==> flow/design.v (excerpt) <==
module top(
  input clk,
  input rst_n,
  input din_rx,
  output dout_tx_s1,
  output dout_tx_s2,
  output [31:0] addr_tx_s1,
  output [31:0] addr_tx_s2
    );
For scale: roughly 2700 cells after synthesis, about 480 flip-flops, roughly 69 I/O pins.
Settings: LEC_CHECK=0, ABC_AREA=1, CAP_MARGIN=20, CORE_MARGIN=2, CORE_UTILIZATION=68, CTS_CLUSTER_DIAMETER=392, GPL_TIMING_DRIVEN=1, HOLD_SLACK_MARGIN=0.14, MAX_ROUTING_LAYER=met4, MIN_ROUTING_LAYER=met1, SLEW_MARGIN=20; clock period 2.37 ns.
run.sh (not shown) runs the stock make flow with config.mk's settings and CLKGATE_MAP_FILE=.
The first run completed, yet does not pass: negative setup slack.
Rerun with:
- ABC_AREA: 1 -> default
- CORE_UTILIZATION: 68 -> 70
- MIN_ROUTING_LAYER: met1 -> met2
- SETUP_SLACK_MARGIN: default -> -0.09
- clock period: 2.37 -> 1.19 ns (I/O delays scaled with it)
Effect: The changed run stopped in global routing. Synthesized area drops by a little under a tenth. Synthesized cell count falls by a quarter to a third. Die area decreases by roughly a tenth.
Rerun with:
- ABC_AREA: default -> 1
- CTS_CLUSTER_DIAMETER: 392 -> 130
- GPL_TIMING_DRIVEN: 1 -> default
- HOLD_SLACK_MARGIN: 0.14 -> default
- MAX_ROUTING_LAYER: met4 -> default
- MIN_ROUTING_LAYER: met2 -> default
- SETUP_SLACK_MARGIN: -0.09 -> default
- clock period: 1.19 -> 2.27 ns (I/O delays scaled with it)
Result: With this change the flow finished with negative setup slack left; die area rose by 8.5%; synthesized area rose by 8.7%; synthesized cell count rose by 35%.
Rerun with:
- ABC_AREA: 1 -> default
- CORE_ASPECT_RATIO: default -> 1.15
- CORE_UTILIZATION: 70 -> 68
- CTS_CLUSTER_DIAMETER: 130 -> default
- PLACE_DENSITY: default -> 0.6
- clock period: 2.27 -> 5.0 ns (I/O delays scaled with it)
Effect: Now the flow completed without violations. Non-clock buffer count is lower by 119. Worst hold slack improved by 0.17 ns. Via count shrinks by 26%. Register-to-register slack gets better by 1.7 ns. Synthesized cell count came out lower by 26%. Wire length shrinks by 25%. Cell count decreases by about 25%. Fmax decreases by about 25%. Sequential share of layout area goes up by 5.9 points. Final area went down by 13%. Global-route usage fell by 6.8 points.
Rerun with:
- ABC_AREA: default -> 0
- CELL_PAD_IN_SITES_DETAIL_PLACEMENT: default -> 2
- CELL_PAD_IN_SITES_GLOBAL_PLACEMENT: default -> 2
- CORE_UTILIZATION: 68 -> 40
- CTS_CLUSTER_DIAMETER: default -> 53
- CTS_CLUSTER_SIZE: default -> 80
- HOLD_SLACK_MARGIN: default -> 0.21
- MIN_ROUTING_LAYER: default -> met2
- PLACE_DENSITY: 0.6 -> 0.87
- SETUP_SLACK_MARGIN: default -> -0.38
- SLEW_MARGIN: 20 -> 40
- TNS_END_PERCENT: default -> 30
Outcome: Final cell count climbs by 9.9%; global-route usage rose by 9.8 points; total power is lower by 0.76%; wire length goes up by 51%; register-to-register slack gets worse by 0.41 ns; non-clock buffer count grows by 2; clock power decreases by about 2%; design area climbs by 0.94%.
Rerun with:
- ABC_AREA: 0 -> 1
- CORE_UTILIZATION: 40 -> 68
- HOLD_SLACK_MARGIN: 0.21 -> -0.08
- PLACE_DENSITY: 0.87 -> 0.6
- SETUP_SLACK_MARGIN: -0.38 -> default
- TNS_END_PERCENT: 30 -> default
After rerunning: With this change the flow stopped in global placement without I/O; synthesized area increases by a little under a tenth; synthesized cell count increases by a quarter to a third; die area decreases by a quarter to a third.

---

== try-tundra ==
Starting RTL as in the previous note.
Settings: LEC_CHECK=0, ABC_AREA=1, CAP_MARGIN=20, CORE_MARGIN=2, CORE_UTILIZATION=72, CTS_CLUSTER_DIAMETER=371, CTS_CLUSTER_SIZE=15, HOLD_SLACK_MARGIN=0.3, PLACE_DENSITY_LB_ADDON=0.01, SETUP_SLACK_MARGIN=-0.21, SLEW_MARGIN=20; clock period 2.7 ns.
Every stage of try-tundra finished as expected; the final checks, on the other hand, flagged setup timing, which means the layout fails.
What try-umber does differently from try-tundra at the input level:
- swapping -0.21 for 1.31 in SETUP_SLACK_MARGIN
- clearing HOLD_SLACK_MARGIN, which used to be 0.3
- clearing PLACE_DENSITY_LB_ADDON, which used to be 0.01
- swapping 15 for 35 in CTS_CLUSTER_SIZE
- clearing ABC_AREA, which used to be 1
- swapping 371 for 205 in CTS_CLUSTER_DIAMETER
- swapping 2.7 for 4.42 in the clock period (ns, I/O delays scaled along)
[summary]
Fraction of power consumed by sequential logic in try-umber is 11 points higher than in try-tundra. Against try-tundra, the final cell area of try-umber is lower. Looking only at total net switching power, and setting everything else aside, the higher value of try-tundra and try-umber goes to try-tundra. [compare] base=try-tundra new=try-umber: maximum frequency fell about 3%; post-route worst setup slack rose 1.62 ns. Between try-tundra and try-umber, the flow reports post-synthesis chip area from yosys decreasing by a little under 10%. try-umber has via count of the first global-routing pass below what try-tundra had. try-umber ran to completion and came out clean on the timing, DRC and antenna checks. Total power for try-umber is lower than for try-tundra. Delta (try-umber minus try-tundra): end-of-flow core utilization has decreased; count of plain and timing-repair buffers has decreased; mean number of vias per cell has increased.
Input changes introduced in try-amber (baseline for comparison: try-umber):
- CTS_CLUSTER_SIZE changed from 35 to 15
- PLACE_DENSITY_LB_ADDON newly set to 0.01
- CTS_CLUSTER_DIAMETER removed (was 205)
- SETUP_SLACK_MARGIN changed from 1.31 to -0.21
- the clock period (ns, I/O delays scaled along) changed from 4.42 to 2.7
Results
Comparing try-amber and try-umber, the lower power was measured on try-umber. Compared with try-umber, in try-amber combined global-route utilization of all metal layers went up by 3.0 points, fmax went up by about 2%, setup slack went down by 1.66 ns, clock power share went up by 17 points. Although try-amber finished all stages, its layout failed final checks on setup timing. try-umber finished every stage and its layout cleared the timing, DRC and antenna checks.
The following lists how try-delta was set up differently from try-amber:
- CTS_CLUSTER_SIZE no longer set, was 15
- SETUP_SLACK_MARGIN now 0.84, was -0.21
- the clock period (ns, I/O delays scaled along) now 3.33, was 2.7
[summary]
- try-delta completed end to end with timing, DRC and antenna clean.
- try-delta reports a higher shortest clock period the worst path allows after layout than try-amber does.
- Changes observed in try-delta relative to try-amber: design area roughly the same; cell area reported after detailed placement fell by 250 um2.
- | power | lower: try-delta |
- Going from try-amber to try-delta, number of vias in the routed layout climbed 256; total routing resource utilization after global routing climbed 0.30 points; met1 routed wirelength after detailed routing climbed about 3%; yosys cell count barely changed.
- [try-delta vs try-amber] hold slack: higher in try-delta

---

## ember
top again, from the RTL that the note above started with.
// top
module top(
  input clk,
  input rst_n,
  input din_rx,
  output dout_tx_s1,
  output dout_tx_s2,
  output [31:0] addr_tx_s1,
  output [31:0] addr_tx_s2
    );
clock: 3.33 ns
lec_check: 0
abc_area: 1
cap_margin: 20
core_margin: 2
core_utilization: 72
cts_cluster_diameter: 220
cts_cluster_size: 15
place_density_lb_addon: 0.01
setup_slack_margin: 0.84
slew_margin: 20
ember: all stages complete, timing, DRC and antenna checks passed
> inputs changed (ember -> lagoon)
Settings: CTS_CLUSTER_SIZE no longer set, was 15; CORE_UTILIZATION now 64, was 72; PLACE_DENSITY_LB_ADDON no longer set, was 0.01; SETUP_SLACK_MARGIN now 0.76, was 0.84; ABC_AREA no longer set, was 1; CTS_CLUSTER_DIAMETER no longer set, was 220; the clock period (ns, I/O delays scaled along) now 4.03, was 3.33.
==> comparison <==
lagoon went all the way through synthesis, placement and routing and the layout is clean on timing, DRC and antenna.
Comparing the two runs side by side, lagoon comes out behind ember on normalized max-slew margin.
On post-synth design cell area: lagoon sits below ember.
Between ember and lagoon, the flow reports total nets after synthesis decreasing by more than a quarter.
The faster design of the two is ember; lagoon tops out lower.
The lower total number of vias came out of lagoon.
Between ember and lagoon, the switching portion of total power is higher for ember.
Taking ember as the reference, in lagoon half-perimeter wire length after detailed placement went down, chip width went up, post-route core utilization went down.
lagoon vs ember: total buffers and inverters traversed by the critical path down
Relative to lagoon, the following input files were edited for tundra:
Settings: setting PLACE_DENSITY to 0.6 for the first time; changing CORE_UTILIZATION from 64 to 68; setting CTS_CLUSTER_SIZE to 98 for the first time; setting ABC_AREA to 1 for the first time; removing SETUP_SLACK_MARGIN (formerly 0.76); changing the clock period (ns, I/O delays scaled along) from 4.03 to 2.83.
Results
- tundra finished all stages; layout check result: FAIL, due to negative setup slack.
- lagoon was carried through to the last stage, and its layout satisfied the timing, DRC and antenna checks.
- Re count of clock-buffer cells in the layout: tundra and lagoon aren't equal, and the higher value belongs to tundra.
- Delta(synthesized chip area reported by yosys, tundra - lagoon) > 0
- Sort tundra and lagoon by share of power burned in the clock network, ascending, and tundra comes first.
- Cell area after layout came out higher on tundra than on lagoon.
- A first element of the critical path of dut1.count1[0] is what lagoon shows, while dut1.count2[0] belongs to tundra.

---

Setup of run 1:
top again, from the RTL that the note above started with.
==> flow/config.mk <==
export PLATFORM = sky130hd
export DESIGN_NAME = top
export DESIGN_NICKNAME = top
export VERILOG_FILES = /design/flow/design.v
export SDC_FILE = /design/flow/constraint.sdc
export NUM_CORES = 4
export LEC_CHECK = 0
export ABC_AREA = 1
export CAP_MARGIN = 20
export CELL_PAD_IN_SITES_DETAIL_PLACEMENT = 2
export CELL_PAD_IN_SITES_GLOBAL_PLACEMENT = 2
export CORE_ASPECT_RATIO = 1.15
export CORE_MARGIN = 2
export CORE_UTILIZATION = 68
export CTS_CLUSTER_DIAMETER = 53
export CTS_CLUSTER_SIZE = 21
export PLACE_DENSITY = 0.6
export SLEW_MARGIN = 40
==> flow/constraint.sdc <==
create_clock -name core_clock -period 5.0 [get_ports {clk}]
set_input_delay 1.0000 -clock core_clock [delete_from_list [all_inputs] [get_ports {clk}]]
set_output_delay 1.0000 -clock core_clock [all_outputs]
set_load 0.01 [all_outputs]
Run 1: aborted in global placement without I/O (tool error)
Modified inputs, run 2 compared to run 1
- SLEW_MARGIN changed from 40 to 20
- CELL_PAD_IN_SITES_GLOBAL_PLACEMENT changed from 2 to 3
- MIN_ROUTING_LAYER newly set to met2
- CELL_PAD_IN_SITES_DETAIL_PLACEMENT removed (was 2)
- CORE_UTILIZATION changed from 68 to 40
- CTS_CLUSTER_DIAMETER removed (was 53)
- PLACE_DENSITY changed from 0.6 to 0.93
- CTS_CLUSTER_SIZE removed (was 21)
- CAP_MARGIN changed from 20 to 5
- CORE_ASPECT_RATIO removed (was 1.15)
- GPL_ROUTABILITY_DRIVEN newly set to 0
--- outcome ---
Compared with run 1, height of the chip in run 2 increased by more than 10%.
Re cell area after synthesis: no difference whatsoever between run 1 and run 2.
Nothing crashed in run 2 and all stages finished; the problem is that the final layout failed, the offending checks being DRC.
Run 2: number of rows created at floorplan is about 22% higher than what run 1 reported.
From run 1 to run 2, synthesized area divided by synthesized cell count did not move at all.
Against run 1, run 2 reports a die size that is higher.
The inputs of run 3 differ from those of run 2 as listed below.
- a change of CAP_MARGIN from 5 to 20
- a deleted GPL_ROUTABILITY_DRIVEN that had been 0
- a deleted CELL_PAD_IN_SITES_GLOBAL_PLACEMENT that had been 3
- a deleted MIN_ROUTING_LAYER that had been met2
- a change of CORE_UTILIZATION from 40 to 60
- a change of PLACE_DENSITY from 0.93 to 0.6
- a change of the clock period (ns, I/O delays scaled along) from 5.0 to 3.45
[summary]
The layout from run 2, despite a flow that completed every stage, fails the layout checks, with the failing checks listed as DRC. The final layout from run 3, which completed every stage, passed the timing, DRC and antenna checks at the end of the flow. The final worst slack number comes out higher for run 2 vs run 3. Floorplan core density in run 3 is 21 points above run 2. Run 3 vs. run 2: max-capacitance violation count was more or less identical, non-clock buffer count shows an increase of 30, register bit count reported by yosys essentially unchanged, full die area saw a decrease. Comparing run 3 and run 2, actual slew at the worst max-slew pin is lower on run 3.
Input changes introduced in run 4 (baseline for comparison: run 3):
- an added CTS_CLUSTER_DIAMETER of 353
- a change of CAP_MARGIN from 20 to 10
- a change of CORE_UTILIZATION from 60 to 70
- a deleted PLACE_DENSITY that had been 0.6
- an added SETUP_SLACK_MARGIN of -0.13
- a change of the clock period (ns, I/O delays scaled along) from 3.45 to 2.27
Results
Of run 3 and run 4, only run 3 finishes the flow clean.
Final routed wirelength across all metal layers, run 3 and run 4: larger value in run 4
Run 4 vs run 3: highest achievable clock rate up in run 4
Looking at routed via count, run 4 sits above run 3.
Between run 3 and run 4, maximum number of pins on one net before global-route repair is higher for run 3, run 4 comes in under that.
In run 4 the clock-buffer cell count turned out 15% lower than in run 3.
Global-route usage ends up lower on run 3.
On total routed wire length on the met1 layer, the higher figure sits with run 3, not run 4.
Power is estimated from default activity; no workload was simulated.
